==> flow/design.v <==
module TM_ALU (
    input  wire        clk,
    input  wire        reset,
    input  wire [7:0]  AvgTxLen,
    input  wire [7:0]  InstExed,
    input  wire [7:0]  CurTxLen,
    output wire [7:0]  AvgTxLen_new,
    output wire [7:0]  InstExed_new
);
    reg [15:0] mac_result;  
    reg [7:0]  inc_result;
    reg [15:0] mac_reg;     
    reg [7:0]  inc_reg;      
    reg [7:0]  AvgTxLen_reg;  
    always @(posedge clk) begin
        if (reset) begin
            mac_reg      <= 0;
            inc_reg      <= 0;
            AvgTxLen_reg <= 0;
        end else begin
            mac_result     <= AvgTxLen * InstExed;
            mac_reg      <= mac_result + CurTxLen;
            inc_result     <= InstExed + 1;
            inc_reg      <= inc_result;
            AvgTxLen_reg <= AvgTxLen;  
        end
    end
    reg [7:0] AvgTxLen_new_reg;
    always @(posedge clk) begin
        if (reset) begin
            AvgTxLen_new_reg <= 0;
        end else begin
            if (inc_reg == 0) begin  
                AvgTxLen_new_reg <= 0;
            end else begin
                AvgTxLen_new_reg <= mac_reg / inc_reg;
            end
        end
    end
    assign AvgTxLen_new  = AvgTxLen_new_reg;
    assign InstExed_new = (reset) ? 8'b0 : AvgTxLen_reg;  
endmodule
==> flow/run.sh <==
#!/bin/bash
# the make line also repeats each setting of config.mk as NAME=value (left out here)
make -C /OpenROAD-flow-scripts/flow DESIGN_CONFIG=/design/flow/config.mk WORK_HOME=/design/flow/orfs CLKGATE_MAP_FILE= finish
==> flow/config.mk <==
export PLATFORM = sky130hd
export DESIGN_NAME = TM_ALU
export DESIGN_NICKNAME = TM_ALU
export VERILOG_FILES = /design/flow/design.v
export SDC_FILE = /design/flow/constraint.sdc
export NUM_CORES = 4
export LEC_CHECK = 0
export CAP_MARGIN = 35
export CELL_PAD_IN_SITES_DETAIL_PLACEMENT = 2
export CELL_PAD_IN_SITES_GLOBAL_PLACEMENT = 2
export CORE_ASPECT_RATIO = 0.6
export CORE_MARGIN = 6
export CORE_UTILIZATION = 40
export CTS_CLUSTER_DIAMETER = 98
export HOLD_SLACK_MARGIN = -0.07
export SETUP_SLACK_MARGIN = -2.0
export SLEW_MARGIN = 25
==> flow/constraint.sdc <==
create_clock -name core_clock -period 40.7 [get_ports {clk}]
set_input_delay 8.1400 -clock core_clock [delete_from_list [all_inputs] [get_ports {clk}]]
set_output_delay 8.1400 -clock core_clock [all_outputs]
set_load 0.01 [all_outputs]
==> qor.csv, run 1 <==
metric,value,unit
status,no timing/DRC/antenna violations,
gr-usage-all-layers,0.232,
skew,0.0152,ns
final_cells,1504,
drt_pass1_iterations,5,
fp_nets,1370,
warnings,29,
initCoreUtil,0.414,
worstPathRequired,40.93,ns
crit_path_max_fanout,16,
maxCapViolations,0,
ff_type,dfxtp_1,
antenna_found_initial,0,
ant_nets,0,
syn_avg_cell_area,8.34,µm²
period_used_share,0.863,
critPathKind,flop to flop,
aoi_share,0.211,
vias,8662,
mux_area_frac,0.0460,
logic_family,adder cells,
ff2ff_setup_slack,5.58,ns
critPathCaptureType,flop,
overflow,0,
critical_path.slowest_cell,or4_1,
yosysUniqueCellTypes,86,
synthTopCellsByArea,"ha_1, dfxtp_1, fa_1",
slowest_delay,0.79,ns
most_common_cell,ha_1,
cts_sinks,64,
die_h,133,µm
initialDrtViolationCount,379,
cpMostUsedCell,o21a_1,
place_inst,1487,
path_depth,143,
routabilityCongestion,0.807,
wl_per_cell,21.4,µm
die_x,213,µm
rsz0062_at_grt,no,
hpwl,26600,µm
cts_made_buffers,9,
synth-adder-area-share,0.266,
clockRootBuffer,clkbuf_16,
fmax,28.5,MHz
slew_headroom,0.429,
setup_viol_count_final,0,
crit_start,inc_reg[3],
reg2regPathDepth,143,
antenna_cells,0,
ys_seq_frac,0.157,
core,23400,µm²
postSynthCellCount,1161,
clk_path_buf_depth,2,
hold_end,inc_reg[7],
cp-endpoint,AvgTxLen_new_reg[0],
edf_count,24,
cts_tree,built,
top_cells_by_count,"ha_1, inv_1, nand2_1",
layout.nets,1393,
grt_pass1_wl,52300,µm
cp_num_buf_inv,7,
period_needed,35.12,ns
cts_setup_buffers,0,
path_delay_family,AND-OR/OR-AND gates,
ys_area,9680,µm²
cts_resized,0,
pin_count,42,
reg2reg_from,inc_reg[3],
whs_path_depth,1,
ys_cells,1161,
start_kind,flop,
min_from,inc_result[7],
simple_gate_share,0.210,
viasPerCell,5.76,
final_hold_viol_count,0,
yosysWarnings,1,
worstPathArrival,35.35,ns
portBuffers,41,
holdBufCountCts,0,
grt_max_degree,32,
tightest_slew,0.856,ns
clkSlewWorstSetupHoldPaths,0.07,ns
htree_levels,3,
rows,43,
grt_pass1_vias,9280,
yosys.area.top_type,ha_1,
ys_ff,64,
timing.rr.end,AvgTxLen_new_reg[0],
die_area,28200,µm²
slew_violations,0,
top_area_frac,0.189,
drc,0,
finalWirelength,32200,µm
xor_area_frac,0.0561,
hp-class,flop to flop,
synthToLayoutAreaGrowth,10.7,%
postSynth.asyncResetShare,0,
fin_setup_tns,0,ns
clk_latency,0.36,ns
syn_area,9680,µm²
layer usage:
metal | routed length, µm | GRT usage | share of wire | vias to the layer above
li1 | - | - | - | 4206
met1 | 18100 | 0.372 | 0.56 | 4348
met2 | 12800 | 0.326 | 0.40 | 97
met3 | 1050 | 0.0361 | 0.033 | 11
met4 | 160 | 0.0299 | 0.0050 | 0
met5 | 0 | 0 | 0 | -
final cells by class:
class,instances,area [µm²]
fill,2630,12700
multi-input combinational,965,7650
sequential,64,1520
timing repair buffer,50,475
tap,315,394
inverter,94,353
clock buffer,13,282
clock inverter,3,46.3
stage by stage:
| step | hold slack (ns) | setup slack (ns) | utilization | cell area (µm²) |
|---|---|---|---|---|
| 2_1_floorplan | 0.429 | 10.72 | - | 9680 |
| 3_3_place_gp | 0.440 | 7.17 | 0.444 | 10400 |
| 3_5_place_dp | 0.455 | 5.97 | 0.444 | 10400 |
| 4_1_cts | 0.459 | 5.84 | 0.458 | 10700 |
| 5_1_grt | 0.486 | 3.18 | 0.458 | 10700 |
| 6_report | 0.449 | 5.58 | 0.458 | 10700 |
==> inputs of run 2 (changes only) <==
Settings changed: CELL_PAD_IN_SITES_DETAIL_PLACEMENT 2 to not set, CELL_PAD_IN_SITES_GLOBAL_PLACEMENT 2 to not set, CORE_ASPECT_RATIO 0.6 to 0.86, CORE_MARGIN 6 to 9, CORE_UTILIZATION 40 to 48, CTS_CLUSTER_DIAMETER 98 to 164, CTS_CLUSTER_SIZE set to 49, GPL_ROUTABILITY_DRIVEN set to 1, HOLD_SLACK_MARGIN -0.07 to 0.01, PLACE_DENSITY_LB_ADDON set to 0.09, SETUP_SLACK_MARGIN -2.0 to 4.31, SLEW_MARGIN 25 to 30, TNS_END_PERCENT set to 95.
Clock period 40.7 ns to 17.3 ns, I/O delays scaled along.
==> qor.csv, run 2 <==
metric,value,unit,change
timing.rr.end,AvgTxLen_new_reg[0],,
critPathKind,flop to flop,,
critPathCaptureType,flop,,
cpMostUsedCell,o21a_1,,
hpwl,22700,µm,-14%
slowest_delay,0.55,ns,-0.24 ns
mux_area_frac,0.0460,,unchanged
drt_pass1_iterations,6,,+1
cp-endpoint,AvgTxLen_new_reg[0],,
ys_cells,1161,,unchanged
aoi_share,0.211,,unchanged
grt_max_degree,42,,+31%
synthToLayoutAreaGrowth,60.8,%,
slew_headroom,0.388,,-0.0407
critical_path.slowest_cell,or4_4,,
viasPerCell,5.88,,+2.1%
synth-adder-area-share,0.266,,unchanged
clockRootBuffer,clkbuf_16,,
ff_type,dfxtp_1,,
grt_pass1_wl,54400,µm,+3.9%
fillerInstances,1192,,-55%
ys_ff,64,,unchanged
layout.nets,1890,,+36%
wl_per_cell,20.1,µm,-6.1%
cts_tree,built,,
finalWirelength,39300,µm,+22%
slew_violations,0,,unchanged
gr-usage-all-layers,0.262,,+0.0305
yosys.area.top_type,ha_1,,
ys_seq_frac,0.157,,unchanged
so.violations,negative setup slack,,
ant_nets,0,,unchanged
crit_path_max_fanout,8,,-8
grt_pass1_vias,10900,,+17%
status,"complete, but fails checks",,
portBuffers,41,,unchanged
met2_length,17700,µm,+38%
ff2ff_setup_slack,-10.42,ns,-15.99 ns
holdBufCountCts,0,,unchanged
core,19500,µm²,-17%
worstPathRequired,17.50,ns,-23.43 ns
rows,47,,+9.3%
cts_made_buffers,9,,unchanged
fmax,36.1,MHz,+27%
edf_count,24,,unchanged
path_depth,143,,unchanged
top_layer_used,met5,,
most_common_cell,ha_1,,
drt-met1-wl,15700,µm,-13%
postSynth.asyncResetShare,0,,unchanged
reg2reg_from,inc_reg[4],,
path_delay_family,AND-OR/OR-AND gates,,
worstPathArrival,27.91,ns,-7.44 ns
synthTopCellsByArea,"ha_1, dfxtp_1, fa_1",,
start_kind,flop,,
cts_sinks,64,,unchanged
initCoreUtil,0.496,,+0.0822
crit_start,inc_reg[4],,
fp_nets,1370,,unchanged
skew,0.00832,ns,-0.00689 ns
cp_num_buf_inv,10,,+3
period_needed,27.72,ns,-7.41 ns
hp-class,flop to flop,,
syn_area,9680,µm²,unchanged
overflow,0,,unchanged
syn_avg_cell_area,8.34,µm²,unchanged
xor_area_frac,0.0561,,unchanged
yosysUniqueCellTypes,86,,unchanged
wl_met3,3480,µm,+230%
die_x,171,µm,-20%
warnings,30,,+3.4%
layout_setup_ws,-10.42,ns,-15.99 ns
die_area,25600,µm²,-9.2%
postSynthCellCount,1161,,unchanged
fin_util,0.797,,+0.339
logic_family,adder cells,,
clk_path_buf_depth,2,,unchanged
top_area_frac,0.189,,unchanged
setup_viol_count_final,5,,+5
simple_gate_share,0.210,,unchanged
min_from,inc_result[5],,
rsz0062_at_grt,yes,,
clk_latency,0.35,ns,about the same
yosysWarnings,1,,unchanged
holdWs,0.457,ns,+0.00780 ns
whs_path_depth,1,,unchanged
ys_area,9680,µm²,unchanged
hold_end,inc_reg[5],,
pin_count,42,,unchanged
clkSlewWorstSetupHoldPaths,0.06,ns,about the same
reg2regPathDepth,143,,unchanged
tightest_slew,0.908,ns,+0.0524 ns
period_used_share,1.60,,+0.739
final_hold_viol_count,0,,unchanged
maxCapViolations,0,,unchanged
htree_levels,3,,unchanged
top_cells_by_count,"ha_1, inv_1, nand2_1",,
die_h,150,µm,+13%
drc,0,,unchanged
initialDrtViolationCount,1082,,+190%
routabilityCongestion,0.912,,+13%
antenna_found_initial,2,,+2
vias,11500,,+33%
==> run 2: per-stage QoR <==
step                      instance area (µm²)  setup slack, ns  std cells  setup TNS (ns)
after global placement                  13000            -9.03       1739          -25.23
final                                   15600           -10.42       1956          -31.85
after floorplan                         10200            -9.97       1161          -29.20
after global routing                    15600           -11.33       1955          -35.60
after CTS                               14800            -8.55       1912          -23.74
after detailed placement                13000            -9.74       1739          -28.27
==> run 2: cell type report <==
type / instances / area (µm²) / area share
multi-input cells: 965 / 8640 / 0.555
repair buffers: 547 / 4380 / 0.281
flip-flops and latches: 64 / 1530 / 0.0980
inverters: 94 / 357 / 0.0229
well taps: 269 / 337 / 0.0216
clock buffers: 9 / 225 / 0.0145
clock inverters: 7 / 103 / 0.00659
diodes: 1 / 2.50 / 0.000161
==> run 2: metal layers <==
metal / up-vias / global-route usage
met4: 2 / 0.105
met1: 5400 / 0.334
met2: 651 / 0.438
met3: 238 / 0.0371
met5: - / 0
li1: 5214 / -
==> run 2: repair_timing <==
item                       in CTS  in global routing
gates resized                  66                 77
setup endpoints to repair       7                  7
buffers inserted              157                 41
pin swaps                      81                 42
==> inputs of run 3 (changes only) <==
Settings changed: ABC_AREA set to 1, CAP_MARGIN 35 to 20, CORE_ASPECT_RATIO 0.86 to not set, CORE_MARGIN 9 to 2, CORE_UTILIZATION 48 to 72, CTS_CLUSTER_DIAMETER 164 to 242, CTS_CLUSTER_SIZE 49 to not set, GPL_ROUTABILITY_DRIVEN 1 to not set, HOLD_SLACK_MARGIN 0.01 to not set, PLACE_DENSITY_LB_ADDON 0.09 to 0.07, SETUP_SLACK_MARGIN 4.31 to 5.0, SLEW_MARGIN 30 to 20, TNS_END_PERCENT 95 to not set.
Clock period 17.3 ns to 27.1 ns, I/O delays scaled along.
==> qor.csv, run 3 <==
metric,value,unit,change
status,did not finish,,
lastStage,clock tree synthesis (4_1_cts),,
error,"[ERROR DPL-0038] Utilization greater than 100%, impossible to legalize",,
edf_count,24,,unchanged
ys_cells,1467,,+26%
yosysWarnings,1,,unchanged
die_x,122,µm,-29%
logic_family,simple AND/OR/NAND/NOR gates,,
post_dp_cell_area,10600,µm²,-18%
portBuffers,41,,unchanged
rows,42,,-11%
simple_gate_share,0.288,,+0.0787
die_area,14800,µm²,-42%
yosysUniqueCellTypes,54,,-37%
synthTopCellsByArea,"ha_1, nand2_1, inv_1",,
xor_area_frac,0.0607,,+0.00464
syn_area,9950,µm²,+2.8%
die_h,122,µm,-19%
syn_avg_cell_area,6.78,µm²,-19%
ff_type,dfxtp_1,,
core,13300,µm²,-32%
most_common_cell,nand2_1,,
yosys.area.top_type,ha_1,,
hpwl,17300,µm,-24%
initCoreUtil,0.746,,+0.250
ys_seq_frac,0.153,,-0.00427
synth-adder-area-share,0.258,,-0.00823
top_cells_by_count,"nand2_1, inv_1, ha_1",,
top_area_frac,0.184,,-0.00512
fp_nets,1676,,+22%
postSynthCellCount,1467,,+26%
ys_ff,64,,unchanged
postSynth.asyncResetShare,0,,unchanged
pin_count,42,,unchanged
aoi_share,0.114,,-0.0976
mux_area_frac,0,,-0.0460
routabilityCongestion,0.884,,-3.0%
ys_area,9950,µm²,+2.8%
-- run 3: stage by stage --
stage	instances	utilization	worst slack (ns)
2_1_floorplan	1467	-	3.02
3_3_place_gp	1645	0.795	1.15
3_5_place_dp	1646	0.796	0.361
==> inputs of run 4 (changes only) <==
Settings changed: CORE_UTILIZATION 72 to 58, CTS_CLUSTER_DIAMETER 242 to not set, PLACE_DENSITY_LB_ADDON 0.07 to not set, SETUP_SLACK_MARGIN 5.0 to not set, TNS_END_PERCENT set to 85.
Clock period 27.1 ns to 20.7 ns, I/O delays scaled along.
==> qor.csv, run 4 <==
metric,value,unit,change
status,"complete, but fails checks",,
so.violations,negative setup slack,,
final_cells,2064,,
postSynth.asyncResetShare,0,,unchanged
critical_path.slowest_cell,ha_1,,
aoi_share,0.114,,unchanged
skew,0.0119,ns,
fmax,41.5,MHz,
most_common_cell,nand2_1,,
yosys.area.top_type,ha_1,,
reg2regPathDepth,193,,
clkSlewWorstSetupHoldPaths,0.06,ns,
ys_ff,64,,unchanged
critPathCaptureType,flop,,
cp-endpoint,AvgTxLen_new_reg[0],,
routabilityCongestion,0.844,,-4.5%
reg2reg_from,inc_reg[0],,
start_kind,flop,,
top_area_frac,0.184,,unchanged
timing.rr.end,AvgTxLen_new_reg[0],,
fp_nets,1676,,unchanged
syn_area,9950,µm²,unchanged
fillerInstances,910,,
synthTopCellsByArea,"ha_1, nand2_1, inv_1",,
layout.nets,2048,,
htree_levels,3,,
synthToLayoutAreaGrowth,46.0,%,
syn_avg_cell_area,6.78,µm²,unchanged
cts_made_buffers,9,,
path_depth,193,,
antenna_found_initial,0,,
critPathKind,flop to flop,,
wl_per_cell,15.6,µm,
gr-usage-all-layers,0.296,,
layout_setup_ws,-3.40,ns,
ant_nets,0,,
antenna_cells,0,,
path_delay_family,simple AND/OR/NAND/NOR gates,,
seqCellArea,1520,µm²,
period_used_share,1.16,,
mux_area_frac,0,,unchanged
cts_sinks,64,,
period_needed,24.10,ns,
die_h,135,µm,+11%
xor_area_frac,0.0607,,unchanged
whs_path_depth,2,,
grt_max_degree,34,,
crit_start,inc_reg[0],,
fin_setup_tns,-5.28,ns,
clockRootBuffer,clkbuf_16,,
tightest_slew,0.744,ns,
yosysUniqueCellTypes,54,,unchanged
pin_count,42,,unchanged
min_from,inc_result[2],,
rows,47,,+12%
ff_type,dfxtp_1,,
slew_headroom,0.499,,
initCoreUtil,0.596,,-0.150
worstPathArrival,24.32,ns,
cpMostUsedCell,nand2_2,,
top_cells_by_count,"nand2_1, inv_1, ha_1",,
mi_logic_area,8080,µm²,
grt_pass1_wl,44600,µm,
edf_count,24,,unchanged
hold_end,inc_reg[2],,
portBuffers,41,,unchanged
die_x,135,µm,+11%
maxCapViolations,0,,
initialDrtViolationCount,813,,
drt_pass1_iterations,5,,
grt_pass1_vias,10300,,
finalWirelength,32300,µm,
place_inst,1983,,+20%
core,16700,µm²,+25%
warnings,32,,
rsz0062_at_grt,yes,,
overflow,0,,
viasPerCell,5.43,,
fin_util,0.870,,
setup_viol_count_final,2,,
slowest_delay,0.36,ns,
cp_num_buf_inv,34,,
clk_path_buf_depth,2,,
ff2ff_setup_slack,-3.40,ns,
vias,11200,,
holdBufCountCts,0,,
ys_cells,1467,,unchanged
drc,0,,
cts_tree,built,,
final_hold_viol_count,0,,
ys_seq_frac,0.153,,unchanged
postSynthCellCount,1467,,unchanged
logic_family,simple AND/OR/NAND/NOR gates,,
hpwl,19900,µm,+15%
crit_path_max_fanout,7,,
clk_latency,0.34,ns,
die_area,18200,µm²,+23%
hp-class,flop to flop,,
final_area,14500,µm²,
post_dp_cell_area,12900,µm²,+21%
slew_violations,0,,
yosysWarnings,1,,unchanged
worstPathRequired,20.92,ns,
simple_gate_share,0.288,,unchanged
synth-adder-area-share,0.258,,unchanged
ys_area,9950,µm²,unchanged
-- run 4: cell type report --
cell class,instances,area share
Multi-Input combinational cell,1071,0.556
Tap cell,220,0.0189
Timing Repair inverter,1,0.000517
Clock buffer,12,0.0199
Sequential cell,64,0.105
Timing Repair Buffer,402,0.218
Inverter,290,0.0790
Clock inverter,4,0.00224
-- run 4: metal layers --
metal | GRT usage | wire [µm] | vias up
met1 | 0.358 | 12800 | 5240
li1 | - | - | 5392
met4 | 0.0943 | 1300 | 0
met3 | 0.0349 | 1790 | 139
met2 | 0.545 | 16400 | 432
met5 | 0 | 0 | -
-- run 4: timing repair --
item	in CTS	in global routing
buffers inserted	22	43
pin swaps	56	107
gates cloned	1	0
gates resized	60	142
endpoints found under the setup margin	3	3
-- run 4: per-stage QoR --
stage,hold slack [ns],setup slack [ns]
after floorplan,0.425,-3.38
after global placement,0.429,-2.80
after detailed placement,0.442,-3.54
after CTS,0.460,-2.59
after global routing,0.514,-4.70
final,0.518,-3.40
==> inputs of run 5 (changes only) <==
Settings changed: ABC_AREA 1 to not set, CELL_PAD_IN_SITES_GLOBAL_PLACEMENT set to 2, CORE_MARGIN 2 to 5, CORE_UTILIZATION 58 to 67, GPL_TIMING_DRIVEN set to 0, MAX_ROUTING_LAYER set to met4, PLACE_DENSITY set to 0.64, SETUP_SLACK_MARGIN set to 1.07, TNS_END_PERCENT 85 to 15.
Clock period 20.7 ns to 51.9 ns, I/O delays scaled along.
==> qor.csv, run 5 <==
metric,value,unit,change
status,did not finish,,
lastStage,global placement without I/O (3_1_place_gp_skip_io),,
error,[ERROR GPL-0301] Utilization 118.934 % exceeds 100%.,,
initCoreUtil,0.674,,+0.0779
syn_avg_cell_area,8.34,µm²,+23%
syn_area,9680,µm²,-2.7%
most_common_cell,ha_1,,
postSynthCellCount,1161,,-21%
top_area_frac,0.189,,+0.00512
ys_seq_frac,0.157,,+0.00427
core,14400,µm²,-14%
rows,44,,-6.4%
synth-adder-area-share,0.266,,+0.00823
aoi_share,0.211,,+0.0976
logic_family,adder cells,,
ys_area,9680,µm²,-2.7%
postSynth.asyncResetShare,0,,unchanged
die_x,130,µm,-3.5%
die_h,130,µm,-3.5%
edf_count,24,,unchanged
ys_ff,64,,unchanged
top_cells_by_count,"ha_1, inv_1, nand2_1",,
yosysWarnings,1,,unchanged
simple_gate_share,0.210,,-0.0787
mux_area_frac,0.0460,,+0.0460
yosys.area.top_type,ha_1,,
ff_type,dfxtp_1,,
yosysUniqueCellTypes,86,,+59%
synthTopCellsByArea,"ha_1, dfxtp_1, fa_1",,
ys_cells,1161,,-21%
fp_nets,1370,,-18%
die_area,17000,µm²,-7.0%
xor_area_frac,0.0561,,-0.00464
==> inputs of run 6 (changes only) <==
Settings changed: ABC_AREA set to 1, CELL_PAD_IN_SITES_GLOBAL_PLACEMENT 2 to not set, CORE_MARGIN 5 to 9, CORE_UTILIZATION 67 to 41, GPL_TIMING_DRIVEN 0 to not set, MAX_ROUTING_LAYER met4 to not set, PLACE_DENSITY 0.64 to 0.42, SETUP_SLACK_MARGIN 1.07 to not set, SLEW_MARGIN 20 to 25, TNS_END_PERCENT 15 to 45.
Clock period 51.9 ns to 32.0 ns, I/O delays scaled along.
==> qor.csv, run 6 <==
metric,value,unit,change
status,no timing/DRC/antenna violations,,
holdWs,0.451,ns,
dp_slack,2.88,ns,
synthToLayoutAreaGrowth,10.3,%,
seqCellArea,1520,µm²,
initialDrtViolationCount,292,,
fillerInstances,2576,,
cts_made_buffers,9,,
rows,56,,+27%
mux_area_frac,0,,-0.0460
grt_max_degree,36,,
aoi_share,0.114,,-0.0976
slew_violations,0,,
antenna_found_initial,0,,
setup_viol_count_final,0,,
path_depth,192,,
warnings,29,,
syn_area,9950,µm²,+2.8%
slowest_delay,0.36,ns,
crit_path_max_fanout,16,,
ys_cells,1467,,+26%
period_used_share,0.897,,
vias,8597,,
top_cells_by_count,"nand2_1, inv_1, ha_1",,
yosys.area.top_type,ha_1,,
cp-endpoint,AvgTxLen_new_reg[0],,
grt_pass1_wl,38000,µm,
reg2regPathDepth,192,,
final_hold_viol_count,0,,
critPathKind,flop to flop,,
crit_start,inc_reg[0],,
ys_ff,64,,unchanged
skew,0.00541,ns,
period_needed,28.71,ns,
portBuffers,41,,
synth-adder-area-share,0.258,,-0.00823
clkSlewWorstSetupHoldPaths,0.05,ns,
routabilityCongestion,0.770,,
critical_path.slowest_cell,dfxtp_1,,
min_from,inc_result[0],,
whs_path_depth,2,,
pin_count,42,,
ff_type,dfxtp_1,,
worstPathRequired,32.21,ns,
clockRootBuffer,clkbuf_16,,
reg2reg_from,inc_reg[0],,
simple_gate_share,0.288,,+0.0787
ant_nets,0,,
synthTopCellsByArea,"ha_1, nand2_1, inv_1",,
cts_tree,built,,
clk_path_buf_depth,2,,
path_delay_family,AND-OR/OR-AND gates,,
cpMostUsedCell,nand2_1,,
postSynthCellCount,1467,,+26%
initCoreUtil,0.420,,-0.254
hold_end,inc_reg[0],,
die_area,30200,µm²,+78%
maxCapViolations,0,,
drc,0,,
rsz0062_at_grt,no,,
yosysWarnings,1,,unchanged
mi_logic_area,7170,µm²,
most_common_cell,nand2_1,,
fin_setup_tns,0,ns,
critPathCaptureType,flop,,
die_x,174,µm,+33%
layout_setup_ws,3.29,ns,
logic_family,simple AND/OR/NAND/NOR gates,,
overflow,0,,
layout.nets,1696,,
wl_per_cell,12.0,µm,
viasPerCell,4.75,,
worstPathArrival,28.92,ns,
grt_pass1_vias,8309,,
core,23700,µm²,+65%
clk_latency,0.33,ns,
ff2ff_setup_slack,3.29,ns,
postSynth.asyncResetShare,0,,unchanged
hp-class,flop to flop,,
cts_sinks,64,,
fmax,34.8,MHz,
final_cells,1811,,
fp_nets,1676,,+22%
finalWirelength,21800,µm,
slew_headroom,0.548,,
htree_levels,3,,
edf_count,24,,unchanged
antenna_cells,0,,
gr-usage-all-layers,0.147,,
cp_num_buf_inv,34,,
place_inst,1788,,
drt_pass1_iterations,5,,
ys_seq_frac,0.153,,-0.00427
die_h,174,µm,+33%
holdBufCountCts,0,,
ys_area,9950,µm²,+2.8%
top_area_frac,0.184,,-0.00512
yosysUniqueCellTypes,54,,-37%
timing.rr.end,AvgTxLen_new_reg[0],,
start_kind,flop,,
syn_avg_cell_area,6.78,µm²,-19%
xor_area_frac,0.0607,,+0.00464
hpwl,18400,µm,
tightest_slew,0.677,ns,
[run 6: stage by stage]
stage / cell area, µm² / utilization
finish: 11000 / 0.464
global route: 11000 / 0.464
CTS: 10900 / 0.460
detailed placement: 10600 / 0.448
global placement: 10600 / 0.448
floorplan: 9950 / -
[run 6: timing repair]
| item | in CTS | in global routing |
|---|---|---|
| gates resized | 0 | 8 |
| setup endpoints to repair | 0 | 1 |
| hold endpoints to repair | 0 | 0 |
| buffers inserted | 0 | 7 |
[run 6: area by class of cell]
class / count / area share
sequential: 64 / 0.139
inverter: 290 / 0.102
timing repair buffer: 51 / 0.0442
multi-input combinational: 1071 / 0.653
clock inverter: 5 / 0.00285
clock buffer: 11 / 0.0231
tap: 319 / 0.0363
[run 6: metal layers]
layer | vias up | GRT usage | routed length (µm)
li1 | 4684 | - | -
met1 | 3822 | 0.185 | 10700
met2 | 73 | 0.261 | 10300
met3 | 18 | 0.0185 | 513
met4 | 0 | 0.0359 | 259
met5 | - | 0 | 0
==> inputs of run 7 (changes only) <==
Settings changed: CORE_MARGIN 9 to 2, CORE_UTILIZATION 41 to 68, CTS_CLUSTER_DIAMETER set to 263, CTS_CLUSTER_SIZE set to 74, HOLD_SLACK_MARGIN set to 0.29, PLACE_DENSITY 0.42 to not set, SLEW_MARGIN 25 to 20, TNS_END_PERCENT 45 to not set.
Clock period 32.0 ns to 21.2 ns, I/O delays scaled along.
==> qor.csv, run 7 <==
metric,value,unit,change
ys_area,9950,µm²,unchanged
most_common_cell,nand2_1,,
syn_area,9950,µm²,unchanged
overflow,12,,
clockRootBuffer,clkbuf_16,,
core,14400,µm²,-39%
yosysUniqueCellTypes,54,,unchanged
yosysWarnings,1,,unchanged
hpwl,21700,µm,+18%
routabilityCongestion,0.880,,+14%
postSynthCellCount,1467,,unchanged
lastStage,global routing (5_1_grt),,
die_h,125,µm,-28%
clk_path_buf_depth,2,,unchanged
initCoreUtil,0.690,,+0.270
postSynth.asyncResetShare,0,,unchanged
synthTopCellsByArea,"ha_1, nand2_1, inv_1",,
yosys.area.top_type,ha_1,,
syn_avg_cell_area,6.78,µm²,unchanged
cts_made_buffers,9,,unchanged
die_area,15600,µm²,-48%
cts_sinks,64,,unchanged
die_x,125,µm,-28%
top_cells_by_count,"nand2_1, inv_1, ha_1",,
ys_ff,64,,unchanged
ys_cells,1467,,unchanged
synth-adder-area-share,0.258,,unchanged
xor_area_frac,0.0607,,unchanged
mux_area_frac,0,,unchanged
ys_seq_frac,0.153,,unchanged
aoi_share,0.114,,unchanged
holdBufCountCts,0,,unchanged
error,[ERROR GRT-0116] Global routing finished with congestion. Check the congestion regions in the DRC Viewer.,,
edf_count,24,,unchanged
rows,44,,-21%
ff_type,dfxtp_1,,
portBuffers,41,,unchanged
pin_count,42,,unchanged
simple_gate_share,0.288,,unchanged
top_area_frac,0.184,,unchanged
gr-usage-all-layers,0.735,,
fp_nets,1676,,unchanged
logic_family,simple AND/OR/NAND/NOR gates,,
htree_levels,3,,unchanged
status,did not finish,,
-- run 7: timing repair --
item | CTS
setup endpoints to repair | 3
setup buffers | 109
hold endpoints to repair | 0
gates cloned | 1
resized | 61
pin swaps | 52
-- run 7: stage by stage --
step / setup slack, ns / instance area [µm²] / hold WS (ns) / std cells
after floorplan: -2.88 / 10200 / 0.425 / 1467
after global placement: -2.05 / 12600 / 0.430 / 1921
after detailed placement: -3.30 / 12600 / 0.450 / 1921
after CTS: -2.68 / 14000 / 0.474 / 2047
-- run 7: routing by layer --
metal  GRT overflow  track usage
met1              0        0.717
met2              3        0.954
met3              0        0.512
met4              9        0.805
met5              0        0.115
==> inputs of run 8 (changes only) <==
Settings changed: CAP_MARGIN 20 to 0, CORE_ASPECT_RATIO set to 0.64, CORE_MARGIN 2 to 3, CORE_UTILIZATION 68 to 72, CTS_CLUSTER_DIAMETER 263 to 119, CTS_CLUSTER_SIZE 74 to 19, HOLD_SLACK_MARGIN 0.29 to 0.01, PLACE_DENSITY_LB_ADDON set to 0.09, SLEW_MARGIN 20 to 30, TNS_END_PERCENT set to 95.
Clock period 21.2 ns to 25.7 ns, I/O delays scaled along.
==> qor.csv, run 8 <==
metric,value,unit,change
vias,12700,,
ys_cells,1467,,unchanged
rows,33,,-25%
layout.nets,1803,,
top_cells_by_count,"nand2_1, inv_1, ha_1",,
portBuffers,41,,unchanged
setup_viol_count_final,2,,
so.violations,negative setup slack,,
grt_max_degree,36,,
initialDrtViolationCount,3101,,
cp_num_buf_inv,33,,
hpwl,20200,µm,-7.2%
logic_family,simple AND/OR/NAND/NOR gates,,
pin_count,42,,unchanged
finalWirelength,43700,µm,
final_hold_viol_count,0,,
hold_end,inc_reg[4],,
critPathCaptureType,flop,,
mux_area_frac,0,,unchanged
grt_pass1_vias,9646,,
ff_type,dfxtp_1,,
timing.rr.end,AvgTxLen_new_reg[0],,
cpMostUsedCell,nand2_2,,
cp-endpoint,AvgTxLen_new_reg[0],,
ant_nets,0,,
clk_latency,0.35,ns,
ff2ff_setup_slack,-2.59,ns,
fmax,35.4,MHz,
htree_levels,3,,unchanged
path_delay_family,simple AND/OR/NAND/NOR gates,,
fin_util,0.938,,
syn_avg_cell_area,6.78,µm²,unchanged
skew,0.0104,ns,
worstPathArrival,28.51,ns,
drc,0,,
fillerInstances,410,,
postSynth.asyncResetShare,0,,unchanged
reg2reg_from,inc_reg[7],,
synthTopCellsByArea,"ha_1, nand2_1, inv_1",,
tightest_slew,0.837,ns,
path_depth,200,,
syn_area,9950,µm²,unchanged
slew_headroom,0.436,,
clk_path_buf_depth,2,,unchanged
simple_gate_share,0.288,,unchanged
start_kind,flop,,
die_h,100,µm,-20%
wl_per_cell,24.6,µm,
cts_made_buffers,9,,unchanged
yosysUniqueCellTypes,54,,unchanged
fp_nets,1676,,unchanged
top_area_frac,0.184,,unchanged
cts_sinks,64,,unchanged
warnings,28,,
routabilityCongestion,0.943,,+7.2%
ys_ff,64,,unchanged
die_area,15300,µm²,-2.0%
ys_area,9950,µm²,unchanged
critical_path.slowest_cell,dfxtp_2,,
hp-class,flop to flop,,
whs_path_depth,2,,
ys_seq_frac,0.153,,unchanged
layout_setup_ws,-2.59,ns,
initCoreUtil,0.756,,+0.0656
viasPerCell,7.17,,
yosysWarnings,1,,unchanged
holdBufCountCts,0,,unchanged
edf_count,24,,unchanged
synthToLayoutAreaGrowth,24.1,%,
core,13200,µm²,-8.7%
postSynthCellCount,1467,,unchanged
crit_path_max_fanout,11,,
period_needed,28.29,ns,
aoi_share,0.114,,unchanged
drt_pass1_iterations,22,,
synth-adder-area-share,0.258,,unchanged
min_from,inc_result[4],,
yosys.area.top_type,ha_1,,
most_common_cell,nand2_1,,
clockRootBuffer,clkbuf_16,,
antenna_found_initial,3,,
holdWs,0.483,ns,
maxCapViolations,0,,
crit_start,inc_reg[7],,
status,"complete, but fails checks",,
xor_area_frac,0.0607,,unchanged
period_used_share,1.10,,
worstPathRequired,25.92,ns,
reg2regPathDepth,200,,
die_x,153,µm,+22%
slowest_delay,0.38,ns,
grt_pass1_wl,44800,µm,
overflow,0,,
clkSlewWorstSetupHoldPaths,0.06,ns,
gr-usage-all-layers,0.354,,
slew_violations,0,,
cts_tree,built,,
critPathKind,flop to flop,,
run 8: repair_timing:
item,in CTS,in global routing
gates cloned,0,1
pin swaps,11,125
gates resized,28,180
endpoints found under the setup margin,1,2
buffers inserted,8,74
run 8: metal layers:
metal,global-route usage,share of wire,vias to the layer above
li1,-,-,4916
met1,0.482,0.31,5497
met2,0.580,0.39,1612
met3,0.0668,0.17,709
met4,0.110,0.12,4
met5,0,0.0018,-
run 8: area by class of cell:
class | instances | area [µm²] | share of cell area
multi-input cells | 1071 | 7870 | 0.637
flip-flops and latches | 64 | 1530 | 0.124
repair buffers | 157 | 1290 | 0.104
inverters | 290 | 1120 | 0.0911
clock buffers | 10 | 239 | 0.0194
well taps | 175 | 219 | 0.0177
clock inverters | 6 | 66.3 | 0.00537
repair inverters | 1 | 7.51 | 0.000608
diodes | 2 | 5.00 | 0.000405
run 8: metrics by stage:
stage / setup TNS [ns] / setup slack, ns / area, µm² / instances
floorplan: 0 / 0.0416 / 9960 / 1467
global placement: 0 / 0.445 / 10700 / 1676
detailed placement: -0.860 / -0.860 / 10700 / 1676
CTS: 0 / 0.0308 / 11100 / 1700
global route: -4.44 / -3.25 / 12300 / 1775
finish: -3.18 / -2.59 / 12300 / 1776
==> inputs of run 9 (changes only) <==
Settings changed: CAP_MARGIN 0 to 20, CORE_ASPECT_RATIO 0.64 to not set, CORE_MARGIN 3 to 2, CORE_UTILIZATION 72 to 64, CTS_CLUSTER_DIAMETER 119 to not set, CTS_CLUSTER_SIZE 19 to not set, HOLD_SLACK_MARGIN 0.01 to not set, PLACE_DENSITY_LB_ADDON 0.09 to not set, SLEW_MARGIN 30 to 20, TNS_END_PERCENT 95 to 15.
Clock period 25.7 ns to 17.2 ns, I/O delays scaled along.
==> qor.csv, run 9 <==
metric,value,unit,change
pin_count,42,,unchanged
reg2regPathDepth,191,,-4.5%
ant_nets,0,,unchanged
clkSlewWorstSetupHoldPaths,0.06,ns,about the same
slowest_delay,0.67,ns,+0.29 ns
drt-met1-wl,15400,µm,+13%
cts_sinks,64,,unchanged
edf_count,24,,unchanged
fin_setup_tns,-33.08,ns,-29.90 ns
ys_cells,1467,,unchanged
period_used_share,1.63,,+0.527
top_cells_by_count,"nand2_1, inv_1, ha_1",,
grt_max_degree,32,,-11%
overflow,0,,unchanged
setup_viol_count_final,5,,+3
critical_path.slowest_cell,o21ai_0,,
ff_type,dfxtp_1,,
yosysUniqueCellTypes,54,,unchanged
start_kind,flop,,
cpMostUsedCell,nand2_1,,
period_needed,27.99,ns,-0.298 ns
worstPathRequired,17.42,ns,-8.50 ns
whs_path_depth,2,,unchanged
fmax,35.7,MHz,+1.1%
postSynthCellCount,1467,,unchanged
initCoreUtil,0.655,,-0.101
vias,14600,,+14%
initialDrtViolationCount,3253,,+4.9%
holdWs,0.525,ns,+0.0424 ns
most_common_cell,nand2_1,,
yosys.area.top_type,ha_1,,
worstPathArrival,28.21,ns,-0.30 ns
grt_pass1_wl,58400,µm,+30%
fp_nets,1676,,unchanged
wl_per_cell,25.3,µm,+2.8%
status,"complete, but fails checks",,
cts_made_buffers,9,,unchanged
timing.rr.end,AvgTxLen_new_reg[0],,
syn_avg_cell_area,6.78,µm²,unchanged
slew_violations,0,,unchanged
final_hold_viol_count,0,,unchanged
ff2ff_setup_slack,-10.79,ns,-8.20 ns
die_area,16600,µm²,+8.2%
wl_met3,8370,µm,+14%
synth-adder-area-share,0.258,,unchanged
maxCapViolations,0,,unchanged
clk_latency,0.34,ns,about the same
top_area_frac,0.184,,unchanged
met2_length,21600,µm,+25%
postSynth.asyncResetShare,0,,unchanged
slew_headroom,0.423,,-0.0136
tightest_slew,0.857,ns,+0.0202 ns
fin_util,0.959,,+0.0218
path_delay_family,simple AND/OR/NAND/NOR gates,,
top_layer_used,met5,,
syn_area,9950,µm²,unchanged
warnings,34,,+21%
cp_num_buf_inv,37,,+12%
htree_levels,3,,unchanged
crit_start,inc_reg[7],,
cp-endpoint,AvgTxLen_new_reg[0],,
ys_area,9950,µm²,unchanged
so.violations,negative setup slack,,
xor_area_frac,0.0607,,unchanged
critPathKind,flop to flop,,
path_depth,191,,-4.5%
mux_area_frac,0,,unchanged
holdBufCountCts,0,,unchanged
core,15200,µm²,+15%
die_h,129,µm,+29%
rows,45,,+36%
synthToLayoutAreaGrowth,46.5,%,
viasPerCell,6.96,,-3.0%
hp-class,flop to flop,,
post_dp_cell_area,12900,µm²,+20%
finalWirelength,52900,µm,+21%
synthTopCellsByArea,"ha_1, nand2_1, inv_1",,
clockRootBuffer,clkbuf_16,,
routabilityCongestion,0.868,,-7.9%
hold_end,inc_reg[2],,
layout_setup_ws,-10.79,ns,-8.20 ns
skew,0.00566,ns,-0.00474 ns
portBuffers,41,,unchanged
yosysWarnings,1,,unchanged
ys_seq_frac,0.153,,unchanged
logic_family,simple AND/OR/NAND/NOR gates,,
dp_slack,-7.33,ns,-6.47 ns
critPathCaptureType,flop,,
final_area,14600,µm²,+18%
die_x,129,µm,-16%
min_from,inc_result[2],,
aoi_share,0.114,,unchanged
crit_path_max_fanout,10,,-1
simple_gate_share,0.288,,unchanged
antenna_found_initial,5,,+2
grt_pass1_vias,12700,,+32%
hpwl,20800,µm,+3.1%
cts_tree,built,,
drt_pass1_iterations,30,,+36%
gr-usage-all-layers,0.441,,+0.0866
clk_path_buf_depth,2,,unchanged
ys_ff,64,,unchanged
reg2reg_from,inc_reg[7],,
rsz0062_at_grt,yes,,
layout.nets,2105,,+17%
drc,0,,unchanged
-- run 9: cell type report --
class	instances	area, µm²
clock buffer	14	285
inverter	290	1120
tap	188	235
sequential	64	1520
multi-input combinational	1071	7830
antenna	3	7.51
clock inverter	2	10.0
fill	367	617
timing repair buffer	460	3580
-- run 9: timing repair --
item,in CTS,in global routing
setup buffers,89,28
resized,71,56
endpoints found under the setup margin,4,5
pin swaps,68,63
-- run 9: layer usage --
metal | vias to the layer above | GRT usage
met3 | 938 | 0.109
met2 | 1808 | 0.794
met5 | - | 0
met4 | 4 | 0.297
met1 | 6289 | 0.451
li1 | 5520 | -
-- run 9: per-stage QoR --
step / std cells
6_report: 2092
5_1_grt: 2089
4_1_cts: 2061
3_5_place_dp: 1956
3_3_place_gp: 1955
2_1_floorplan: 1467
==> inputs of run 10 (changes only) <==
Settings changed: CAP_MARGIN 20 to 0, CORE_ASPECT_RATIO set to 0.98, CORE_UTILIZATION 64 to 72, CTS_CLUSTER_DIAMETER set to 119, CTS_CLUSTER_SIZE set to 75, HOLD_SLACK_MARGIN set to 0.01, PLACE_DENSITY set to 0.35, SLEW_MARGIN 20 to 30, TNS_END_PERCENT 15 to 95.
Clock period 17.2 ns to 22.9 ns, I/O delays scaled along.
==> qor.csv, run 10 <==
metric,value,unit,change
aoi_share,0.114,,unchanged
most_common_cell,nand2_1,,
status,did not finish,,
error,"[ERROR DPL-0038] Utilization greater than 100%, impossible to legalize",,
die_h,120,µm,-6.5%
die_x,123,µm,-4.6%
ys_ff,64,,unchanged
initCoreUtil,0.737,,+0.0823
ys_cells,1467,,unchanged
logic_family,simple AND/OR/NAND/NOR gates,,
top_cells_by_count,"nand2_1, inv_1, ha_1",,
ys_seq_frac,0.153,,unchanged
top_area_frac,0.184,,unchanged
routabilityCongestion,0.877,,+1.0%
die_area,14800,µm²,-11%
syn_area,9950,µm²,unchanged
syn_avg_cell_area,6.78,µm²,unchanged
synth-adder-area-share,0.258,,unchanged
yosys.area.top_type,ha_1,,
dp_slack,-2.16,ns,+5.17 ns
xor_area_frac,0.0607,,unchanged
postSynthCellCount,1467,,unchanged
simple_gate_share,0.288,,unchanged
fp_nets,1676,,unchanged
mux_area_frac,0,,unchanged
edf_count,24,,unchanged
ff_type,dfxtp_1,,
pin_count,42,,unchanged
portBuffers,41,,unchanged
postSynth.asyncResetShare,0,,unchanged
ys_area,9950,µm²,unchanged
synthTopCellsByArea,"ha_1, nand2_1, inv_1",,
yosysUniqueCellTypes,54,,unchanged
yosysWarnings,1,,unchanged
core,13500,µm²,-11%
rows,42,,-6.7%
lastStage,clock tree synthesis (4_1_cts),,
hpwl,24000,µm,+16%
## run 10: stage by stage
step	instance area, µm²	util	setup TNS (ns)	hold slack [ns]	std cells
2_1_floorplan	10200	-	-1.21	0.425	1467
3_3_place_gp	12300	0.908	-0.553	0.434	1869
3_5_place_dp	12300	0.908	-2.40	0.438	1869
==> inputs of run 11 (changes only) <==
Settings changed: CELL_PAD_IN_SITES_DETAIL_PLACEMENT set to 2, CELL_PAD_IN_SITES_GLOBAL_PLACEMENT set to 2, CORE_ASPECT_RATIO 0.98 to 0.6, CORE_MARGIN 2 to 7, CORE_UTILIZATION 72 to 19, CTS_CLUSTER_DIAMETER 119 to 98, CTS_CLUSTER_SIZE 75 to not set, HOLD_SLACK_MARGIN 0.01 to not set, PLACE_DENSITY 0.35 to not set, SETUP_SLACK_MARGIN set to -2.0, SLEW_MARGIN 30 to 25, TNS_END_PERCENT 95 to not set.
Clock period 22.9 ns to 40.7 ns, I/O delays scaled along.
==> qor.csv, run 11 <==
metric,value,unit,change
postSynth.asyncResetShare,0,,unchanged
antenna_found_initial,0,,
warnings,27,,
antenna_cells,0,,
grt_pass1_vias,10100,,
xor_area_frac,0.0607,,unchanged
edf_count,24,,unchanged
portBuffers,41,,unchanged
initCoreUtil,0.194,,-0.543
period_used_share,0.746,,
setup_viol_count_final,0,,
synthToLayoutAreaGrowth,14.7,%,
status,no timing/DRC/antenna violations,,
cts_resized,0,,
mi_logic_area,7170,µm²,
maxCapViolations,0,,
timing.rr.end,AvgTxLen_new_reg[0],,
logic_family,simple AND/OR/NAND/NOR gates,,
layout.nets,1689,,
wl_per_cell,15.0,µm,
hpwl,28300,µm,+18%
most_common_cell,nand2_1,,
tightest_slew,0.890,ns,
ff_type,dfxtp_1,,
skew,0.0123,ns,
critPathCaptureType,flop,,
path_delay_family,AND-OR/OR-AND gates,,
seqCellArea,1520,µm²,
use_met2,0.169,,
ys_cells,1467,,unchanged
simple_gate_share,0.288,,unchanged
routabilityCongestion,0.756,,-14%
syn_avg_cell_area,6.78,µm²,unchanged
fp_nets,1676,,unchanged
hp-class,flop to flop,,
ff2ff_setup_slack,10.32,ns,
clkSlewWorstSetupHoldPaths,0.07,ns,
path_depth,190,,
critPathKind,flop to flop,,
cp_num_buf_inv,32,,
final_hold_viol_count,0,,
clk_path_buf_depth,2,,
reg2reg_from,inc_reg[6],,
postSynthCellCount,1467,,unchanged
rows,64,,+52%
synthTopCellsByArea,"ha_1, nand2_1, inv_1",,
synth-adder-area-share,0.258,,unchanged
drc,0,,
ys_area,9950,µm²,unchanged
hold_end,inc_reg[6],,
fmax,32.9,MHz,
die_x,309,µm,+150%
top_area_frac,0.184,,unchanged
worstPathArrival,30.62,ns,
met1_usage,0.173,,
vias,9198,,
cts_made_buffers,9,,
period_needed,30.38,ns,
ant_nets,0,,
ys_ff,64,,unchanged
grt_pass1_wl,54000,µm,
mux_area_frac,0,,unchanged
yosysWarnings,1,,unchanged
core,51300,µm²,+280%
viasPerCell,4.22,,
yosys.area.top_type,ha_1,,
die_area,59200,µm²,+300%
fillerInstances,6122,,
worstPathRequired,40.94,ns,
ys_seq_frac,0.153,,unchanged
cts_sinks,64,,
fin_setup_tns,0,ns,
overflow,0,,
holdBufCountCts,0,,
syn_area,9950,µm²,unchanged
htree_levels,3,,
drt_pass1_iterations,4,,
final_cells,2178,,
initialDrtViolationCount,305,,
critical_path.slowest_cell,inv_1,,
crit_start,inc_reg[6],,
slowest_delay,0.50,ns,
start_kind,flop,,
slew_violations,0,,
cpMostUsedCell,nand2_1,,
clockRootBuffer,clkbuf_16,,
grt_max_degree,36,,
pin_count,42,,unchanged
reg2regPathDepth,190,,
top_cells_by_count,"nand2_1, inv_1, ha_1",,
finalWirelength,32700,µm,
rsz0062_at_grt,no,,
crit_path_max_fanout,13,,
place_inst,2162,,+16%
busiest_layer,met1,,
yosysUniqueCellTypes,54,,unchanged
groute.layer.met3.usage,0.0175,,
clk_latency,0.36,ns,
slew_headroom,0.406,,
whs_path_depth,2,,
cts_setup_buffers,0,,
min_from,inc_result[6],,
aoi_share,0.114,,unchanged
cts_tree,built,,
cp-endpoint,AvgTxLen_new_reg[0],,
gr-usage-all-layers,0.112,,
die_h,191,µm,+59%
run 11: cell type report:
cell class | instances | share of cell area
multi-input cells | 1071 | 0.628
flip-flops and latches | 64 | 0.133
inverters | 290 | 0.0954
well taps | 693 | 0.0760
repair buffers | 44 | 0.0379
clock buffers | 11 | 0.0241
clock inverters | 5 | 0.00504
run 11: stage by stage:
stage | setup WS [ns] | utilization | hold WS [ns] | area (µm²)
3_3_place_gp | 11.41 | 0.216 | 0.449 | 11100
2_1_floorplan | 14.91 | - | 0.425 | 9950
6_report | 10.32 | 0.222 | 0.463 | 11400
3_5_place_dp | 10.09 | 0.216 | 0.459 | 11100
5_1_grt | 6.79 | 0.222 | 0.491 | 11400
4_1_cts | 9.95 | 0.222 | 0.472 | 11400
run 11: routing by layer:
metal,part of all wire,up-vias
met5,0,-
met4,0.0040,0
met3,0.019,12
met2,0.40,41
met1,0.58,4479
li1,-,4666
==> inputs of run 12 (changes only) <==
Settings changed: CAP_MARGIN 0 to 20, CELL_PAD_IN_SITES_DETAIL_PLACEMENT 2 to not set, CELL_PAD_IN_SITES_GLOBAL_PLACEMENT 2 to not set, CORE_ASPECT_RATIO 0.6 to 1.44, CORE_MARGIN 7 to 2, CORE_UTILIZATION 19 to 72, CTS_CLUSTER_DIAMETER 98 to 365, CTS_CLUSTER_SIZE set to 10, SETUP_SLACK_MARGIN -2.0 to not set, SLEW_MARGIN 25 to 20, TNS_END_PERCENT set to 10.
Clock period 40.7 ns to 18.4 ns, I/O delays scaled along.
==> qor.csv, run 12 <==
metric,value,unit,change
ys_cells,1467,,unchanged
portBuffers,41,,unchanged
place_inst,1938,,-10%
simple_gate_share,0.288,,unchanged
synth-adder-area-share,0.258,,unchanged
top_cells_by_count,"nand2_1, inv_1, ha_1",,
ys_ff,64,,unchanged
die_area,14800,µm²,-75%
top_area_frac,0.184,,unchanged
core,13500,µm²,-74%
yosysUniqueCellTypes,54,,unchanged
pin_count,42,,unchanged
routabilityCongestion,0.927,,+23%
dp_slack,-7.12,ns,-17.22 ns
most_common_cell,nand2_1,,
mux_area_frac,0,,unchanged
ff_type,dfxtp_1,,
synthTopCellsByArea,"ha_1, nand2_1, inv_1",,
yosys.area.top_type,ha_1,,
postSynth.asyncResetShare,0,,unchanged
ys_area,9950,µm²,unchanged
rows,51,,-20%
lastStage,clock tree synthesis (4_1_cts),,
error,"[ERROR DPL-0038] Utilization greater than 100%, impossible to legalize",,
yosysWarnings,1,,unchanged
die_h,145,µm,-24%
xor_area_frac,0.0607,,unchanged
postSynthCellCount,1467,,unchanged
edf_count,24,,unchanged
post_dp_cell_area,12700,µm²,+15%
fp_nets,1676,,unchanged
syn_avg_cell_area,6.78,µm²,unchanged
initCoreUtil,0.736,,+0.542
status,did not finish,,
logic_family,simple AND/OR/NAND/NOR gates,,
syn_area,9950,µm²,unchanged
die_x,102,µm,-67%
aoi_share,0.114,,unchanged
ys_seq_frac,0.153,,unchanged
hpwl,27000,µm,-4.5%
## run 12: per-stage QoR
stage	setup TNS, ns
after floorplan	-12.05
after global placement	-9.95
after detailed placement	-16.74
==> inputs of run 13 (changes only) <==
Settings changed: ABC_AREA 1 to not set, CORE_ASPECT_RATIO 1.44 to not set, CORE_UTILIZATION 72 to 44, CTS_CLUSTER_DIAMETER 365 to not set, CTS_CLUSTER_SIZE 10 to not set, GPL_TIMING_DRIVEN set to 1, SETUP_SLACK_MARGIN set to 4.63, SLEW_MARGIN 20 to 5, TNS_END_PERCENT 10 to 75.
Clock period 18.4 ns to 27.1 ns, I/O delays scaled along.
==> qor.csv, run 13 <==
metric,value,unit,change
status,no timing/DRC/antenna violations,,
skew,0.0113,ns,
grt_max_degree,42,,
hp-class,flop to flop,,
grt_pass1_wl,47100,µm,
ys_seq_frac,0.157,,+0.00427
layout.nets,1634,,
die_x,152,µm,+49%
crit_start,inc_reg[7],,
timing.rr.end,AvgTxLen_new_reg[0],,
pin_count,42,,unchanged
drt_pass1_iterations,5,,
wl_per_cell,17.5,µm,
vias,9635,,
ff2ff_setup_slack,0.43,ns,
cp-endpoint,AvgTxLen_new_reg[0],,
antenna_cells,0,,
period_used_share,0.984,,
slowest_delay,0.51,ns,
yosysUniqueCellTypes,86,,+59%
initialDrtViolationCount,537,,
yosysWarnings,1,,unchanged
most_common_cell,ha_1,,
rows,54,,+5.9%
critPathCaptureType,flop,,
syn_avg_cell_area,8.34,µm²,+23%
htree_levels,3,,
clk_path_buf_depth,2,,
edf_count,24,,unchanged
synthTopCellsByArea,"ha_1, dfxtp_1, fa_1",,
ys_cells,1161,,-21%
warnings,30,,
cp_num_buf_inv,21,,
portBuffers,41,,unchanged
worstPathRequired,27.30,ns,
postSynthCellCount,1161,,-21%
routabilityCongestion,0.897,,-3.2%
ys_ff,64,,unchanged
crit_path_max_fanout,7,,
ys_area,9680,µm²,-2.7%
cts_tree,built,,
cts_sinks,64,,
synth-adder-area-share,0.266,,+0.00823
grt_pass1_vias,9662,,
antenna_found_initial,0,,
aoi_share,0.211,,+0.0976
overflow,0,,
hold_end,inc_reg[2],,
dp_slack,-0.726,ns,+6.40 ns
hpwl,20400,µm,-25%
mux_area_frac,0.0460,,+0.0460
top_area_frac,0.189,,+0.00512
reg2reg_from,inc_reg[7],,
clkSlewWorstSetupHoldPaths,0.06,ns,
fillerInstances,1795,,
slew_violations,0,,
rsz0062_at_grt,yes,,
core,21700,µm²,+60%
path_delay_family,AND-OR/OR-AND gates,,
critical_path.slowest_cell,a2111o_1,,
critPathKind,flop to flop,,
ff_type,dfxtp_1,,
fmax,37.5,MHz,
xor_area_frac,0.0561,,-0.00464
holdBufCountCts,0,,
period_needed,26.67,ns,
final_hold_viol_count,0,,
synthToLayoutAreaGrowth,39.4,%,
path_depth,142,,
start_kind,flop,,
syn_area,9680,µm²,-2.7%
cts_made_buffers,9,,
viasPerCell,5.63,,
min_from,inc_result[2],,
initCoreUtil,0.446,,-0.289
drc,0,,
cpMostUsedCell,o21a_1,,
tightest_slew,0.889,ns,
maxCapViolations,0,,
die_area,23200,µm²,+57%
top_cells_by_count,"ha_1, inv_1, nand2_1",,
logic_family,adder cells,,
simple_gate_share,0.210,,-0.0787
slew_headroom,0.407,,
layout_setup_ws,0.431,ns,
postSynth.asyncResetShare,0,,unchanged
clockRootBuffer,clkbuf_16,,
reg2regPathDepth,142,,
fp_nets,1370,,-18%
gr-usage-all-layers,0.247,,
setup_viol_count_final,0,,
ant_nets,0,,
whs_path_depth,1,,
yosys.area.top_type,ha_1,,
clk_latency,0.34,ns,
die_h,152,µm,+5.0%
finalWirelength,29900,µm,
worstPathArrival,26.86,ns,
==> run 13: final cells by class <==
type | instances | area (µm²) | area share
Clock inverter | 7 | 86.3 | 0.00640
Multi-Input combinational cell | 965 | 8640 | 0.640
Inverter | 94 | 357 | 0.0264
Timing Repair Buffer | 291 | 2310 | 0.172
Sequential cell | 64 | 1520 | 0.113
Clock buffer | 9 | 225 | 0.0167
Tap cell | 280 | 350 | 0.0260
==> run 13: per-layer routing <==
layer  up-vias  GRT usage  part of all wire
met5         -          0                 0
met4         0      0.103             0.034
met3        62     0.0242             0.043
met2       313      0.435              0.50
met1      4573      0.309              0.43
li1       4687          -                 -
==> run 13: what timing repair did <==
item	4_1_cts	5_1_grt
resized	69	36
setup buffers	157	22
endpoints found under the setup margin	3	3
cloned	0	1
pin swaps	76	50
==> run 13: stage by stage <==
step                      hold slack, ns   util  instance area, µm²  setup TNS (ns)  std cells
after floorplan                    0.428      -               10200          -0.172       1161
after global placement             0.433  0.518               11200          -0.344       1514
after detailed placement           0.441  0.518               11200          -0.726       1514
after CTS                          0.444  0.604               13100               0       1687
after global routing               0.459  0.622               13500          -0.554       1710
final                              0.440  0.622               13500               0       1710
==> inputs of run 14 (changes only) <==
Settings changed: ABC_AREA set to 1, CAP_MARGIN 20 to 0, CORE_UTILIZATION 44 to 68, CTS_CLUSTER_DIAMETER set to 263, CTS_CLUSTER_SIZE set to 74, GPL_TIMING_DRIVEN 1 to not set, HOLD_SLACK_MARGIN set to -0.08, SETUP_SLACK_MARGIN 4.63 to not set, SLEW_MARGIN 5 to 20, TNS_END_PERCENT 75 to not set.
Clock period 27.1 ns to 21.3 ns, I/O delays scaled along.
==> qor.csv, run 14 <==
metric,value,unit,change
logic_family,simple AND/OR/NAND/NOR gates,,
initCoreUtil,0.690,,+0.244
error,"[ERROR DPL-0038] Utilization greater than 100%, impossible to legalize",,
hpwl,22500,µm,+11%
lastStage,clock tree synthesis (4_1_cts),,
syn_avg_cell_area,6.78,µm²,-19%
place_inst,1940,,+28%
most_common_cell,nand2_1,,
synth-adder-area-share,0.258,,-0.00823
fp_nets,1676,,+22%
synthTopCellsByArea,"ha_1, nand2_1, inv_1",,
core,14400,µm²,-33%
postSynth.asyncResetShare,0,,unchanged
top_cells_by_count,"nand2_1, inv_1, ha_1",,
ys_ff,64,,unchanged
yosys.area.top_type,ha_1,,
top_area_frac,0.184,,-0.00512
pin_count,42,,unchanged
ys_area,9950,µm²,+2.8%
mux_area_frac,0,,-0.0460
yosysUniqueCellTypes,54,,-37%
die_x,125,µm,-18%
syn_area,9950,µm²,+2.8%
aoi_share,0.114,,-0.0976
rows,44,,-19%
postSynthCellCount,1467,,+26%
edf_count,24,,unchanged
xor_area_frac,0.0607,,+0.00464
portBuffers,41,,unchanged
ys_cells,1467,,+26%
status,did not finish,,
dp_slack,-3.60,ns,-2.88 ns
die_area,15600,µm²,-33%
die_h,125,µm,-18%
simple_gate_share,0.288,,+0.0787
yosysWarnings,1,,unchanged
ys_seq_frac,0.153,,-0.00427
ff_type,dfxtp_1,,
routabilityCongestion,0.879,,-2.0%
==> run 14: metrics by stage <==
| stage | area, µm² | utilization | TNS, ns | hold WS [ns] |
|---|---|---|---|---|
| 2_1_floorplan | 10200 | - | -4.03 | 0.425 |
| 3_3_place_gp | 12800 | 0.886 | -3.02 | 0.427 |
| 3_5_place_dp | 12800 | 0.886 | -5.42 | 0.452 |
==> inputs of run 15 (changes only) <==
Settings changed: CAP_MARGIN 0 to 20, CORE_UTILIZATION 68 to 72, CTS_CLUSTER_DIAMETER 263 to 272, CTS_CLUSTER_SIZE 74 to 19, HOLD_SLACK_MARGIN -0.08 to not set, PLACE_DENSITY set to 0.77, SETUP_SLACK_MARGIN set to -0.76.
Clock period 21.3 ns to 24.7 ns, I/O delays scaled along.
==> qor.csv, run 15 <==
metric,value,unit,change
initialDrtViolationCount,709,,
worstPathArrival,25.27,ns,
antenna_cells,0,,
xor_area_frac,0.0607,,unchanged
pin_count,42,,unchanged
postSynthCellCount,1467,,unchanged
synth-adder-area-share,0.258,,unchanged
most_common_cell,nand2_1,,
core,13300,µm²,-7.5%
skew,0.00752,ns,
ys_cells,1467,,unchanged
top_area_frac,0.184,,unchanged
ys_ff,64,,unchanged
aoi_share,0.114,,unchanged
cp_num_buf_inv,33,,
fmax,39.9,MHz,
slew_violations,0,,
period_needed,25.05,ns,
yosysWarnings,1,,unchanged
grt_max_degree,36,,
wl_per_cell,16.0,µm,
worstPathRequired,24.92,ns,
cpMostUsedCell,nand2_1,,
grt_pass1_wl,41200,µm,
ant_nets,0,,
die_x,122,µm,-2.7%
cp-endpoint,AvgTxLen_new_reg[0],,
overflow,0,,
path_delay_family,simple AND/OR/NAND/NOR gates,,
finalWirelength,28000,µm,
yosys.area.top_type,ha_1,,
critPathKind,flop to flop,,
ff2ff_setup_slack,-0.35,ns,
yosysUniqueCellTypes,54,,unchanged
htree_levels,3,,
cts_made_buffers,9,,
reg2regPathDepth,203,,
ff_type,dfxtp_1,,
min_from,inc_result[2],,
drt_pass1_iterations,6,,
synthToLayoutAreaGrowth,20.5,%,
start_kind,flop,,
drc,0,,
portBuffers,41,,unchanged
die_area,14800,µm²,-5.4%
syn_area,9950,µm²,unchanged
fp_nets,1676,,unchanged
warnings,29,,
synthTopCellsByArea,"ha_1, nand2_1, inv_1",,
critPathCaptureType,flop,,
initCoreUtil,0.746,,+0.0556
so.violations,negative setup slack,,
clk_path_buf_depth,2,,
top_cells_by_count,"nand2_1, inv_1, ha_1",,
vias,10100,,
antenna_found_initial,0,,
postSynth.asyncResetShare,0,,unchanged
maxCapViolations,0,,
slowest_delay,0.36,ns,
post_dp_cell_area,10900,µm²,-15%
ys_area,9950,µm²,unchanged
hp-class,flop to flop,,
slew_headroom,0.567,,
final_area,12000,µm²,
rows,42,,-4.5%
ys_seq_frac,0.153,,unchanged
clk_latency,0.34,ns,
hpwl,18200,µm,-19%
hold_end,inc_reg[2],,
logic_family,simple AND/OR/NAND/NOR gates,,
status,"complete, but fails checks",,
clockRootBuffer,clkbuf_16,,
syn_avg_cell_area,6.78,µm²,unchanged
simple_gate_share,0.288,,unchanged
tightest_slew,0.649,ns,
timing.rr.end,AvgTxLen_new_reg[0],,
setup_viol_count_final,1,,
gr-usage-all-layers,0.342,,
layout.nets,1782,,
viasPerCell,5.77,,
critical_path.slowest_cell,dfxtp_4,,
final_hold_viol_count,0,,
routabilityCongestion,0.923,,+4.9%
cts_sinks,64,,
path_depth,203,,
clkSlewWorstSetupHoldPaths,0.06,ns,
edf_count,24,,unchanged
mux_area_frac,0,,unchanged
whs_path_depth,2,,
cts_tree,built,,
grt_pass1_vias,9296,,
crit_path_max_fanout,8,,
crit_start,inc_reg[0],,
holdBufCountCts,0,,
period_used_share,1.01,,
die_h,122,µm,-2.7%
reg2reg_from,inc_reg[0],,
layout_setup_ws,-0.351,ns,
[run 15: what timing repair did]
action                     in CTS  in global routing
buffers inserted                0                 36
resized                         1                154
gates cloned                    0                  1
setup endpoints to repair       1                  2
pin swaps                       0                 82
[run 15: layer usage]
layer | track usage | up-vias | wire length [µm]
li1 | - | 4879 | -
met1 | 0.417 | 4692 | 10900
met2 | 0.636 | 433 | 14100
met3 | 0.0318 | 124 | 1890
met4 | 0.109 | 0 | 1130
met5 | 0 | - | 0
[run 15: stage by stage]
stage	hold slack, ns	util	setup WS [ns]	setup TNS (ns)	cells
finish	0.448	0.898	-0.351	-0.351	1754
floorplan	0.425	-	-0.696	-0.696	1467
global route	0.482	0.898	-1.82	-1.82	1754
global placement	0.433	0.814	0.0923	0	1702
detailed placement	0.435	0.814	-0.569	-0.569	1702
CTS	0.452	0.838	-0.749	-0.749	1718
[run 15: layout make-up]
cell class | count | area [µm²]
Tap cell | 176 | 220
Clock buffer | 12 | 256
Inverter | 290 | 1120
Timing Repair inverter | 1 | 6.26
Multi-Input combinational cell | 1071 | 7680
Clock inverter | 4 | 52.6
Fill cell | 675 | 1360
Timing Repair Buffer | 136 | 1130
Sequential cell | 64 | 1530
